==> 05-11 <==
// alu_top
module alu_top (
    input             clk,
    input      [31:0] A,
    input      [31:0] B,
    input      [3:0]  ALU_Sel,
    output reg [31:0] ALU_Out,
    output reg        Carryout,
    output reg        Overflow
);
reg [31:0] a_q, b_q;
reg [3:0]  sel_q;
wire [31:0] out_d;
wire        carry_d, ovf_d;
ALU u_alu (
    .A(a_q), .B(b_q), .ALU_Sel(sel_q),
    .ALU_Out(out_d), .Carryout(carry_d), .Overflow(ovf_d)
);
always @(posedge clk) begin
    a_q      <= A;
    b_q      <= B;
    sel_q    <= ALU_Sel;
    ALU_Out  <= out_d;
    Carryout <= carry_d;
    Overflow <= ovf_d;
end
endmodule
Settings: LEC_CHECK=0, CAP_MARGIN=20, CORE_MARGIN=2, CORE_UTILIZATION=72, CTS_CLUSTER_SIZE=50, HOLD_SLACK_MARGIN=-0.07, PLACE_DENSITY=0.64, SLEW_MARGIN=20; clock period 6.73 ns.
run.sh (not shown) runs the stock make flow with config.mk's settings and CLKGATE_MAP_FILE=.
==> 04-24 (differences from 05-11) <==
--- a/flow/config.mk
+++ b/flow/config.mk
@@ -8,7 +8,5 @@
 export CAP_MARGIN = 20
 export CORE_MARGIN = 2
-export CORE_UTILIZATION = 72
-export CTS_CLUSTER_SIZE = 50
-export HOLD_SLACK_MARGIN = -0.07
-export PLACE_DENSITY = 0.64
+export CORE_UTILIZATION = 40
+export SETUP_SLACK_MARGIN = 1.26
 export SLEW_MARGIN = 20
==> flow/constraint.sdc (replaced) <==
create_clock -name core_clock -period 8.62 [get_ports {clk}]
set_input_delay 1.7240 -clock core_clock [delete_from_list [all_inputs] [get_ports {clk}]]
set_output_delay 1.7240 -clock core_clock [all_outputs]
set_load 0.01 [all_outputs]
==> summary of the runs <==
- Worst setup slack: 05-11 is lower than 04-24 (1.9 ns).
- Synthesized area is the same in 04-24 and 05-11.
- Against 05-11, the maximum frequency of 04-24 is lower by 0.22%.
- Of 05-11 and 04-24, 04-24 has the higher die size (gap about 44%, measured against 04-24).
- Against 04-24, the via count of 05-11 is larger by 11%.
- 04-24 passed the timing, DRC and antenna checks. 05-11 produced a layout that fails on negative setup slack.
- Of 05-11 and 04-24, 05-11 has the higher cell area (gap about 3%, measured against 04-24).
- Of 04-24 and 05-11, 05-11 has the higher global-route usage (gap 22 points).
==> figures <==
item                                                                     04-24                     05-11
Run status                                            timing/DRC/antenna clean  finished with violations
Reasons for failing layout checks                                            -      negative setup slack
Horizontal die dimension                                                313 µm                    235 µm
Clock transition at path regs                                          0.09 ns                   0.08 ns
# resized after CTS                                                        307                       166
Cell depth of the worst flop-to-flop path                                   27                        25
Filler cells                                                              9142                      2684
Maximum fanout along the worst path                                          6                         5
Met2 wirelength from detailed routing                                 55300 µm                  58700 µm
Global-route wire length before repair                               180000 µm                 194000 µm
Worst hold endpoint                                                ALU_Out[25]               ALU_Out[27]
Number of antenna violations at the first check in global routing           10                        11
Wl on met1                                                            49100 µm                  42500 µm
Finish-stage setup viols                                                     0                        32

* * *

==> 05-16 <==
alu_top again, from the RTL that the note above started with.
export LEC_CHECK = 0
export CAP_MARGIN = 15
export CELL_PAD_IN_SITES_DETAIL_PLACEMENT = 2
export CORE_ASPECT_RATIO = 1.03
export CORE_MARGIN = 2
export CORE_UTILIZATION = 55
export GPL_ROUTABILITY_DRIVEN = 0
export MIN_ROUTING_LAYER = met1
export PLACE_DENSITY_LB_ADDON = 0.2
export SLEW_MARGIN = 20
export TNS_END_PERCENT = 50
create_clock -name core_clock -period 10.2 [get_ports {clk}]
==> 02-26: changes against 05-16 <==
- CELL_PAD_IN_SITES_DETAIL_PLACEMENT: 2 -> not set
- CORE_UTILIZATION: 55 -> 72
- CTS_CLUSTER_SIZE: not set -> 51
- GPL_ROUTABILITY_DRIVEN: 0 -> 1
- HOLD_SLACK_MARGIN: not set -> -0.04
- PLACE_DENSITY: not set -> 0.64
- PLACE_DENSITY_LB_ADDON: 0.2 -> not set
- SETUP_SLACK_MARGIN: not set -> 1.75
- TNS_END_PERCENT: 50 -> 75
==> flow/constraint.sdc (replaced) <==
create_clock -name core_clock -period 6.67 [get_ports {clk}]
set_input_delay 1.3340 -clock core_clock [delete_from_list [all_inputs] [get_ports {clk}]]
set_output_delay 1.3340 -clock core_clock [all_outputs]
set_load 0.01 [all_outputs]
==> 11-15: changes against 05-16 <==
- CAP_MARGIN: 15 -> 20
- CELL_PAD_IN_SITES_DETAIL_PLACEMENT: 2 -> not set
- CORE_ASPECT_RATIO: 1.03 -> not set
- CORE_UTILIZATION: 55 -> 66
- GPL_ROUTABILITY_DRIVEN: 0 -> not set
- HOLD_SLACK_MARGIN: not set -> -0.09
- MIN_ROUTING_LAYER: met1 -> not set
- PLACE_DENSITY_LB_ADDON: 0.2 -> not set
- SETUP_SLACK_MARGIN: not set -> -0.63
- TNS_END_PERCENT: 50 -> not set
==> flow/constraint.sdc (replaced) <==
create_clock -name core_clock -period 8.48 [get_ports {clk}]
set_input_delay 1.6960 -clock core_clock [delete_from_list [all_inputs] [get_ports {clk}]]
set_output_delay 1.6960 -clock core_clock [all_outputs]
set_load 0.01 [all_outputs]
==> 09-18: changes against 05-16 <==
- ABC_AREA: not set -> 1
- CELL_PAD_IN_SITES_DETAIL_PLACEMENT: 2 -> not set
- CTS_CLUSTER_DIAMETER: not set -> 330
- CTS_CLUSTER_SIZE: not set -> 11
- PLACE_DENSITY: not set -> 0.6
- PLACE_DENSITY_LB_ADDON: 0.2 -> not set
- TNS_END_PERCENT: 50 -> 15
==> summary of the runs <==
11-15 finished with timing, DRC and antenna clean. 09-18 completed with no timing, DRC or antenna violations. 02-26 finished with negative setup slack left. 05-16 ended with an error in 3_5_place_dp with DPL-0033.
Cell count, lowest first: 11-15, 02-26, 09-18.
In 11-15 the final area is smaller than in 02-26, by 12%.
The lowest utilization belongs to 09-18, the highest to 02-26.
Between 11-15 and 02-26, the lower wire length is in 11-15 (gap 24%, measured against 02-26).
The lowest die size belongs to 02-26, the highest to 09-18.
Hold slack, lowest first: 02-26, 11-15, 09-18.
==> figures <==
	09-18	02-26	11-15	05-16
Overall overflow remaining after global route	0	0	0	-
Final setup violation count	0	32	0	-
Met2 routing resource usage after global routing	55.5%	76.0%	63.1%	-
Global-route track usage on met1	48.3%	56.1%	50.6%	-
Growth of design area from synthesis to finish	5.41%	20.7%	6.48%	-
Clock root buffer	sky130_fd_sc_hd__clkbuf_16	sky130_fd_sc_hd__clkbuf_16	sky130_fd_sc_hd__clkbuf_16	-
Stages on worst setup path	24	26	24	-
Status	finished clean	failed layout checks	finished clean	did not finish
Stage where the flow stopped	-	-	-	3_5_place_dp
Reasons for failing layout checks	-	negative setup slack	-	-
Multiplexer fraction of the synthesized cell area	0%	0.287%	0.287%	0.287%
Number of non-clock inverters in the layout	1787	899	899	-
DRT Wirelength	127000 um	139000 um	106000 um	-
Yosys top cell area share	43.4%	46.9%	46.9%	46.9%
Met2 routed WL	57300 um	61900 um	51700 um	-
Logic Gate Count	3602	2996	2996	-
Bufs and invs on worst path	6	7	6	-
Yosys stat chip area	41400 sq um	38300 sq um	38300 sq um	38300 sq um
Number of warnings the tools reported	27	32	29	-

* * *

==> try-violet: inputs <==
Starting RTL as in the previous note.
Design alu_top, start of the top module:
module alu_top (
    input             clk,
    input      [31:0] A,
    input      [31:0] B,
    input      [3:0]  ALU_Sel,
    output reg [31:0] ALU_Out,
    output reg        Carryout,
    output reg        Overflow
);
reg [31:0] a_q, b_q;
reg [3:0]  sel_q;
wire [31:0] out_d;
wire        carry_d, ovf_d;
ALU u_alu (
    .A(a_q), .B(b_q), .ALU_Sel(sel_q),
    .ALU_Out(out_d), .Carryout(carry_d), .Overflow(ovf_d)
);
always @(posedge clk) begin
    a_q      <= A;
    b_q      <= B;
    sel_q    <= ALU_Sel;
    ALU_Out  <= out_d;
    Carryout <= carry_d;
    Overflow <= ovf_d;
end
endmodule
==> flow/config.mk <==
export PLATFORM = sky130hd
export DESIGN_NAME = alu_top
export DESIGN_NICKNAME = alu_top
export VERILOG_FILES = /design/flow/design.v
export SDC_FILE = /design/flow/constraint.sdc
export NUM_CORES = 4
export LEC_CHECK = 0
export ABC_AREA = 1
export CAP_MARGIN = 25
export CELL_PAD_IN_SITES_DETAIL_PLACEMENT = 2
export CORE_ASPECT_RATIO = 1.6
export CORE_MARGIN = 4
export CORE_UTILIZATION = 57
export CTS_CLUSTER_SIZE = 27
export GPL_ROUTABILITY_DRIVEN = 0
export GPL_TIMING_DRIVEN = 1
export MAX_ROUTING_LAYER = met5
export MIN_ROUTING_LAYER = met2
export PLACE_DENSITY_LB_ADDON = 0.22
export SETUP_SLACK_MARGIN = -0.13
export SLEW_MARGIN = 20
==> flow/constraint.sdc <==
create_clock -name core_clock -period 9.0 [get_ports {clk}]
set_input_delay 1.8000 -clock core_clock [delete_from_list [all_inputs] [get_ports {clk}]]
set_output_delay 1.8000 -clock core_clock [all_outputs]
set_load 0.01 [all_outputs]
==> inputs of try-garnet, as changes to try-violet <==
==> flow/config.mk (replaced) <==
export PLATFORM = sky130hd
export DESIGN_NAME = alu_top
export DESIGN_NICKNAME = alu_top
export VERILOG_FILES = /design/flow/design.v
export SDC_FILE = /design/flow/constraint.sdc
export NUM_CORES = 4
export LEC_CHECK = 0
export CAP_MARGIN = 20
export CORE_MARGIN = 2
export CORE_UTILIZATION = 68
export CTS_CLUSTER_SIZE = 100
export SLEW_MARGIN = 20
==> flow/constraint.sdc (replaced) <==
create_clock -name core_clock -period 6.12 [get_ports {clk}]
set_input_delay 1.2240 -clock core_clock [delete_from_list [all_inputs] [get_ports {clk}]]
set_output_delay 1.2240 -clock core_clock [all_outputs]
set_load 0.01 [all_outputs]
==> impl_metrics.prom <==
# HELP chip_impl_metric Flow report values
# TYPE chip_impl_metric gauge
chip_impl_metric{name="top_cell_type_s_share_of_synthesized_area",unit=""} 0.434
chip_impl_metric{name="yosys_stat_chip_area",unit="sq mm"} 0.0414
chip_impl_info{name="area_leaders",value="fa_1 43%, inv_1 16%, nand2_1 16%"} 1
chip_impl_info{name="stop_error",value="[ERROR DPL-0033] detailed placement checks failed during check placement."} 1
chip_impl_info{name="result_of_the_run",value="did not finish"} 1
chip_impl_metric{name="synth_compound_gate_area_share",unit=""} 0.0267
chip_impl_info{name="lastStage",value="detailed placement (3_5_place_dp)"} 1
-- figures above: try-violet

==> impl_metrics.prom <==
# HELP chip_impl_metric Yosys and OpenROAD flow results
# TYPE chip_impl_metric gauge
chip_impl_info{name="result_of_the_run",value="complete, but fails checks"} 1
chip_impl_info{name="check-failures",value="setup timing"} 1
chip_impl_metric{name="yosys_stat_chip_area",unit="sq mm"} 0.0383
chip_impl_info{name="area_leaders",value="fa_1 47%, ha_1 9.7%, and2_1 9.5%"} 1
chip_impl_metric{name="setup_violators_final",unit=""} 32
chip_impl_metric{name="synth_compound_gate_area_share",unit=""} 0.0640
chip_impl_info{name="crit_slowest_cell",value="fa_2"} 1
chip_impl_info{name="critical_path.cell_chain",value="buf_12 -> and2_4 -> fa_1 -> inv_1 -> fa_1 -> inv_1 -> fa_1 -> fa_1 -> fa_2 -> fa_1 -> fa_1 -> inv_2 -> fa_1 -> inv_2 -> ha_4 -> a21o_1 -> a21o_1 -> a221oi_2 -> o21ai_1 -> a21oi_2 -> o31ai_4 -> a31o_4 -> nor4b_4 -> or4_1"} 1
chip_impl_metric{name="top_cell_type_s_share_of_synthesized_area",unit=""} 0.469
chip_impl_metric{name="setup_ws",unit="ps"} -1320
-- figures above: try-garnet

